try-amber:
==> flow/design.v (excerpt) <==
module test_wrapper #(
	parameter SYS_VERSION = 41,
	parameter WIDTH = 16,
	parameter NUM_SUB_MON = 3
)(
	input clk,
	input reset,
	input       [5:0] slave_address,
	input             slave_read,
	input             slave_write,
	input      [31:0] slave_writedata,
	output reg [31:0] slave_readdata,
	output [WIDTH-1:0] dut_a,
	output [WIDTH-1:0] dut_b,
	input  [WIDTH-1:0] dut_out
);
	reg  [31:0] d_hpc_ctrl;
	wire [31:0] o_hpc_datctr;
	wire [31:0] o_hpc_errctr;
	wire [31:0] o_hpc_sysver;
	wire [31:0] o_hpc_dutdelay;
	reg  [31:0] i_hpc_fselect;
	reg  [31:0] i_hpc_fmanual_a;
	reg  [31:0] i_hpc_fmanual_b;
	reg  [31:0] i_hpc_fbitset_a;
	reg  [31:0] i_hpc_fbitset_b;
	reg  [31:0] i_hpc_fbitclr_a;
	reg  [31:0] i_hpc_fbitclr_b;
	reg  [31:0] o_hpc_maxacc;
	reg  [31:0] o_hpc_minacc;
	localparam D_CTRL_ADDR     = 6'h00;
	localparam O_SYSVER_ADDR   = 6'h04;
	localparam I_FSELECT_ADDR    = 6'h10;
	localparam I_FMANUAL_A_ADDR  = 6'h14;
	localparam I_FMANUAL_B_ADDR  = 6'h18;
	localparam I_FBITSET_A_ADDR  = 6'h1C;
	localparam I_FBITSET_B_ADDR  = 6'h20;
	localparam I_FBITCLR_A_ADDR  = 6'h24;
	localparam I_FBITCLR_B_ADDR  = 6'h28;
	localparam O_DUTDELAY_ADDR   = 6'h2C;
	localparam O_DATCTR_ADDR   = 6'h30;
	localparam O_ERRCTR_ADDR   = 6'h34;
	localparam O_MAXACC_ADDR   = 6'h38;
	localparam O_MINACC_ADDR   = 6'h3C;
	wire writing = ~slave_read && slave_write;
	wire reading = slave_read && ~slave_write;
	always @(posedge clk) begin
		case (slave_address)
			D_CTRL_ADDR:
				if (writing)
					d_hpc_ctrl <= slave_writedata;
				else if (reading)
					slave_readdata <= d_hpc_ctrl;
			O_DATCTR_ADDR:
				if (reading)
  ...
Settings: LEC_CHECK=0, ABC_AREA=1, CAP_MARGIN=20, CORE_MARGIN=2, CORE_UTILIZATION=40, HOLD_SLACK_MARGIN=-0.09, SETUP_SLACK_MARGIN=0.59, SLEW_MARGIN=20; clock period 3.0 ns.
run.sh (not shown) runs the stock make flow with config.mk's settings and CLKGATE_MAP_FILE=.
Setup changes, try-amber to try-delta
Settings: ABC_AREA removed (was 1); SETUP_SLACK_MARGIN removed (was 0.59); HOLD_SLACK_MARGIN removed (was -0.09); CORE_UTILIZATION changed from 40 to 68; the clock period (ns, I/O delays scaled along) changed from 3.0 to 2.94.
Findings:
- try-delta completed every stage of the flow, and the final layout passed the timing, DRC and antenna checks.
- Changes observed in try-delta relative to try-amber: width of the die lost about 26%; share of the clock period used by the worst path after layout picked up an extra 14 points.
- Sort try-delta and try-amber by sum of routed wire segments on met1, descending, and try-amber comes first.
- Clock group share of total power: higher on try-amber
- try-amber has a lower number of logic stages on the critical path including buffering than try-delta.
- Against try-amber, try-delta comes in about 2.5% higher on non-clock buffer count.
Changes in try-tundra relative to try-delta:
Settings: changing CORE_UTILIZATION from 68 to 11; changing the clock period (ns, I/O delays scaled along) from 2.94 to 3.73.
## What came out
- The first-pass GRT wire length reported for try-tundra is greater than that of try-delta by 12000 um.
- When try-tundra is set beside try-delta, its floorplan utilization turns out to be 58 points smaller.
- try-tundra vs try-delta, clock share of power went up by 1.9 points.
- Relative to try-delta, cell area after placement has gone up in try-tundra.
- Taking try-delta as the reference point, the transition time at the pin with the least slew margin of try-tundra rises by 0.16 ns.
- try-delta has higher share of the cycle needed by the critical path after routing than try-tundra.
- The run with more setup slack is try-tundra; try-delta has less.
- Count of inserted antenna diode cells in try-tundra vs try-delta: up 2
- try-tundra — switching power total about 16% lower, try-delta as reference
- The required time reported for the critical path endpoint in try-tundra sits 0.81 ns above the value recorded for try-delta.
- Max switching share of power across try-tundra and try-delta: try-tundra
[inputs] try-indigo vs try-tundra
Settings: CAP_MARGIN now 30, was 20; CTS_CLUSTER_SIZE now 24, previously not set; CORE_UTILIZATION now 70, was 11; the clock period (ns, I/O delays scaled along) now 1.95, was 3.73.
--- outcome ---
Comparing try-tundra and try-indigo, number of rows in the core area is lower on try-indigo. Any difference in area taken by flip-flops and latches between try-tundra and try-indigo is small enough to ignore. try-indigo against try-tundra: required time of the worst setup path has decreased, non-clock buffer share of cell area up 6.9 points, final hold slack was more or less identical, post-synth area from yosys stat comparable. Comparing try-tundra and try-indigo, the one run not ending clean was try-indigo. Status try-indigo: flow complete, layout not clean - setup timing. Comparing final worst-path setup slack for try-tundra and try-indigo, the bigger number came from try-tundra. Power: try-indigo draws more than try-tundra. try-indigo vs try-tundra — total half-perimeter wirelength after legalization and detailed placement dropped by more than 10%. Re wire length of the first global-routing pass: try-tundra and try-indigo aren't equal, and the higher value belongs to try-indigo.
Input changes introduced in try-raven (baseline for comparison: try-indigo):
Settings: PLACE_DENSITY newly set to 0.76; CORE_UTILIZATION changed from 70 to 72; CAP_MARGIN changed from 30 to 20; CTS_CLUSTER_SIZE changed from 24 to 50; the clock period (ns, I/O delays scaled along) changed from 1.95 to 2.94.
### Flow results
Of try-indigo and try-raven, only try-raven finishes the flow clean. try-indigo finished all stages; however, its layout fails the closing checks, the failures being setup timing. Delta (try-raven minus try-indigo): area of all placed cells without fillers saw a decrease, combinational cell fraction of total power saw a decrease, sequential share of layout area saw an increase. Comparing routed via count divided by cell count for try-indigo and try-raven, the bigger number came from try-indigo. try-raven — global-route met3 utilization 2.0 points lower, try-indigo as reference. The higher clock-buffer cell count of try-indigo and try-raven is in try-indigo. Fmax: try-raven lower than try-indigo.
diff inputs: try-raven => try-sierra
Settings: swapping 72 for 64 in CORE_UTILIZATION; clearing PLACE_DENSITY, which used to be 0.76; clearing CTS_CLUSTER_SIZE, which used to be 50; swapping 2.94 for 2.12 in the clock period (ns, I/O delays scaled along).
Results
- Status | try-sierra and try-raven | clean except try-sierra
- Every stage of try-sierra finished as expected; the final checks, on the other hand, flagged setup timing, which means the layout fails.
- Critical path arrival sits lower in try-sierra than in try-raven.
- Taking try-raven as the reference, in try-sierra final non-filler cell area shows an increase of 2400 um^2; fraction of area in clock buffers and inverters now sits lower; total power divided by cell area increased about 30%; power attributed to sequential cells now larger.
- The launching element of the worst setup path comes out u_testbench.u_monitor.b[0][4] in one run and u_testbench.u_monitor.b[0][2] in the other, namely in try-sierra and try-raven respectively.
- Number of inserted diodes is lower on try-raven
- Logic gate share of total power delta for try-sierra relative to try-raven: 0.2 points higher

---

test_wrapper again, from the RTL that the note above started with.
==> flow/config.mk <==
export PLATFORM = sky130hd
export DESIGN_NAME = test_wrapper
export DESIGN_NICKNAME = test_wrapper
export VERILOG_FILES = /design/flow/design.v
export SDC_FILE = /design/flow/constraint.sdc
export NUM_CORES = 4
export LEC_CHECK = 0
export CAP_MARGIN = 30
export CELL_PAD_IN_SITES_GLOBAL_PLACEMENT = 0
export CORE_ASPECT_RATIO = 1.0
export CORE_MARGIN = 2
export CORE_UTILIZATION = 72
export CTS_CLUSTER_DIAMETER = 27
export CTS_CLUSTER_SIZE = 22
export GPL_TIMING_DRIVEN = 1
export PLACE_DENSITY = 0.36
export SETUP_SLACK_MARGIN = 0.62
export SLEW_MARGIN = 25
export TNS_END_PERCENT = 100
==> flow/constraint.sdc <==
create_clock -name core_clock -period 2.48 [get_ports {clk}]
set_input_delay 0.4960 -clock core_clock [delete_from_list [all_inputs] [get_ports {clk}]]
set_output_delay 0.4960 -clock core_clock [all_outputs]
set_load 0.01 [all_outputs]
The first run died in 5_1_grt.
Change:
Settings changed: CAP_MARGIN 30 to 20, CELL_PAD_IN_SITES_GLOBAL_PLACEMENT 0 to unset, CORE_ASPECT_RATIO 1.0 to unset, CORE_UTILIZATION 72 to 40, CTS_CLUSTER_DIAMETER 27 to unset, CTS_CLUSTER_SIZE 22 to unset, GPL_TIMING_DRIVEN 1 to unset, PLACE_DENSITY 0.36 to unset, SETUP_SLACK_MARGIN 0.62 to unset, SLEW_MARGIN 25 to 20, TNS_END_PERCENT 100 to unset.
Clock period 2.48 ns to 2.8 ns, I/O delays scaled along.
Effect: The changed run ran to the end with no violations. Die area rose by 78%. Synthesized cell count does not change. Synthesized area is unchanged.
Change:
Settings changed: CORE_UTILIZATION 40 to 68, SETUP_SLACK_MARGIN set to 0.64.
Clock period 2.8 ns to 2.24 ns, I/O delays scaled along.
The changed run finished but fails on setup timing.
Die area came out lower by well over a third.
Count of clock-buffer cells in the layout came out lower by 13.
Setup slack got worse by 0.32 ns.
Final area came out higher by a little under a tenth.
Wire length came out higher by roughly a tenth.
Synthesized area stays the same.
Change:
Settings changed: CORE_UTILIZATION 68 to 58, SETUP_SLACK_MARGIN 0.64 to 0.58.
Clock period 2.24 ns to 2.12 ns, I/O delays scaled along.
The new run produced a layout that fails on setup timing.
Design area rises by 2.2%.
Power rises by 7.2%.
Die area rises by 17%.
Worst hold slack barely changes.
Via count falls by 2.9%.
Setup slack gets worse by 0.076 ns.
Change:
Settings changed: CORE_UTILIZATION 58 to 33, SETUP_SLACK_MARGIN 0.58 to unset.
Clock period 2.12 ns to 2.8 ns, I/O delays scaled along.
With this change the flow completed without violations.
Routed wire length shrinks by about 9%.
Total power shrinks by about 23%.
Final cell count climbs by about 7%.
Design area goes down by about 8%.
Die area climbs by 74%.
Non-clock buffer count fell by 242.
Utilization shrinks by 37 points.
Fmax shrinks by about 10%.
Setup slack is better by 0.41 ns.
Global-route usage came out lower by 13 points.
Critical path depth rises by 1.
Change:
Settings changed: CORE_UTILIZATION 33 to 72, CTS_CLUSTER_SIZE set to 31, HOLD_SLACK_MARGIN set to -0.09.
Clock period 2.8 ns to 2.21 ns, I/O delays scaled along.
Effect:
- With this change the flow finished with setup timing left
- synthesized area is unchanged
- non-clock buffer count is higher by 110
- synthesized cell count is unchanged
- routed wire length is higher by a little under a tenth
- cell area goes up slightly
- setup slack gets worse by 0.30 ns
- global-route usage rose by 19 points
- register-to-register slack is worse by 0.30 ns
- critical path depth stays the same
- hold slack stays flat
Power is estimated from default activity; no workload was simulated.
